==> v33 <==
## mips_core
module mips_core (
	input         clk,
	input         rst,           
	output [31:0] imem_addr,     
	input  [31:0] imem_rdata,    
	output [31:0] dmem_addr,     
	output [31:0] dmem_wdata,    
	output        dmem_we,       
	input  [31:0] dmem_rdata,    
	output        halt           
);
Settings: LEC_CHECK=0, ABC_AREA=1, CAP_MARGIN=30, CELL_PAD_IN_SITES_DETAIL_PLACEMENT=2, CELL_PAD_IN_SITES_GLOBAL_PLACEMENT=0, CORE_ASPECT_RATIO=0.96, CORE_MARGIN=2, CORE_UTILIZATION=70, CTS_CLUSTER_DIAMETER=33, GPL_TIMING_DRIVEN=0, MIN_ROUTING_LAYER=met2, SLEW_MARGIN=20; clock period 13.3 ns.
run.sh (not shown) runs the stock make flow with config.mk's settings and CLKGATE_MAP_FILE=.
==> inputs of v12, as changes to v33 <==
==> flow/config.mk (replaced) <==
export PLATFORM = sky130hd
export DESIGN_NAME = mips_core
export DESIGN_NICKNAME = mips_core
export VERILOG_FILES = /design/flow/design.v
export SDC_FILE = /design/flow/constraint.sdc
export NUM_CORES = 4
export LEC_CHECK = 0
export CAP_MARGIN = 20
export CORE_MARGIN = 2
export CORE_UTILIZATION = 70
export CTS_CLUSTER_DIAMETER = 343
export CTS_CLUSTER_SIZE = 18
export SLEW_MARGIN = 35
==> flow/constraint.sdc (replaced) <==
create_clock -name core_clock -period 6.51 [get_ports {clk}]
set_input_delay 1.3020 -clock core_clock [delete_from_list [all_inputs] [get_ports {clk}]]
set_output_delay 1.3020 -clock core_clock [all_outputs]
set_load 0.01 [all_outputs]
==> inputs of v21, as changes to v33 <==
==> flow/config.mk (replaced) <==
export PLATFORM = sky130hd
export DESIGN_NAME = mips_core
export DESIGN_NICKNAME = mips_core
export VERILOG_FILES = /design/flow/design.v
export SDC_FILE = /design/flow/constraint.sdc
export NUM_CORES = 4
export LEC_CHECK = 0
export CAP_MARGIN = 20
export CORE_MARGIN = 2
export CORE_UTILIZATION = 65
export SLEW_MARGIN = 20
==> flow/constraint.sdc (replaced) <==
create_clock -name core_clock -period 10.5 [get_ports {clk}]
set_input_delay 2.1000 -clock core_clock [delete_from_list [all_inputs] [get_ports {clk}]]
set_output_delay 2.1000 -clock core_clock [all_outputs]
set_load 0.01 [all_outputs]
==> inputs of v23, as changes to v33 <==
==> flow/config.mk (replaced) <==
export PLATFORM = sky130hd
export DESIGN_NAME = mips_core
export DESIGN_NICKNAME = mips_core
export VERILOG_FILES = /design/flow/design.v
export SDC_FILE = /design/flow/constraint.sdc
export NUM_CORES = 4
export LEC_CHECK = 0
export CAP_MARGIN = 20
export CORE_MARGIN = 2
export CORE_UTILIZATION = 62
export CTS_CLUSTER_DIAMETER = 396
export SLEW_MARGIN = 20
==> flow/constraint.sdc (replaced) <==
create_clock -name core_clock -period 5.06 [get_ports {clk}]
set_input_delay 1.0120 -clock core_clock [delete_from_list [all_inputs] [get_ports {clk}]]
set_output_delay 1.0120 -clock core_clock [all_outputs]
set_load 0.01 [all_outputs]
==> notes <==
v33 died in detailed placement with DPL-0033. v12 stopped in global routing. v23 finished with negative setup slack left. v21 finished clean. Of v21 and v23, v23 has the higher worst hold slack (gap 0.014 ns). Against v21, the register-to-register slack of v23 is worse by 3.4 ns. Between v23 and v21, the lower sequential power is in v21 (gap 110%, measured against v21). Between v21 and v23, the lower final area is in v21 (gap 9.4%, measured against v23). Sequential share of layout area: v21 is higher than v23 (4.8 points). Between v21 and v23, the lower wire length is in v21 (gap about 22%, measured against v23). Of v21 and v23, v23 has the higher clock power (gap 53%, measured against v23). Against v23, the via count of v21 is lower by 15%. Against v23, the clock skew of v21 is higher by 0.0076 ns. Between v21 and v23, the lower critical path depth is in v21 (gap 8).
==> figures <==
metric	v23	v33	v21	v12
Outcome	finished with violations	stopped before the end	no timing/DRC/antenna violations	stopped before the end
Last stage reached	-	detailed placement	-	global routing
Reasons for failing layout checks	negative setup slack	-	-	-
Fraction of power consumed by sequential logic	0.407	-	0.447	-
Internal cell power	23.6 mW	-	10.6 mW	-
Die outline area	0.116 sq mm	0.106 sq mm	0.110 sq mm	0.103 sq mm
Fraction of area in registers	0.466	-	0.514	-
Vertical die dimension	340 um	319 um	332 um	320 um
Xor and xnor area share after synthesis	0.0109	0.00862	0.0109	0.0109
Cell with the biggest individual delay on the critical path	sky130_fd_sc_hd__xor2_1	-	sky130_fd_sc_hd__o31ai_1	-
Crit path buffers/inverters	10	-	2	-
Reg-to-reg setup timing slack	-2.06 ns	-	1.32 ns	-
Power per unit of standard cell area	408 mW/mm^2	-	196 mW/mm^2	-
Clk power	11.5 mW	-	5.37 mW	-
Worst hold margin	0.342 ns	-	0.329 ns	-
TritonCTS clock tree	yes	-	yes	-
DR vias	59500	-	50300	-
Max frequency	140 MHz	-	109 MHz	-
Number of nets in the layout	5636	-	4808	-
Clock slew seen by the registers of the worst setup and hold paths	0.07 ns	-	0.07 ns	-
Comb_multi_in	2625	-	2625	-
R2R Path End	PC.wordOut[29]	-	PC.wordOut[0]	-
Standard-cell row count	123	115	120	116
End-of-flow core utilization	0.771	-	0.733	-
No activity file was given, so power comes from the tool's default toggle rates.
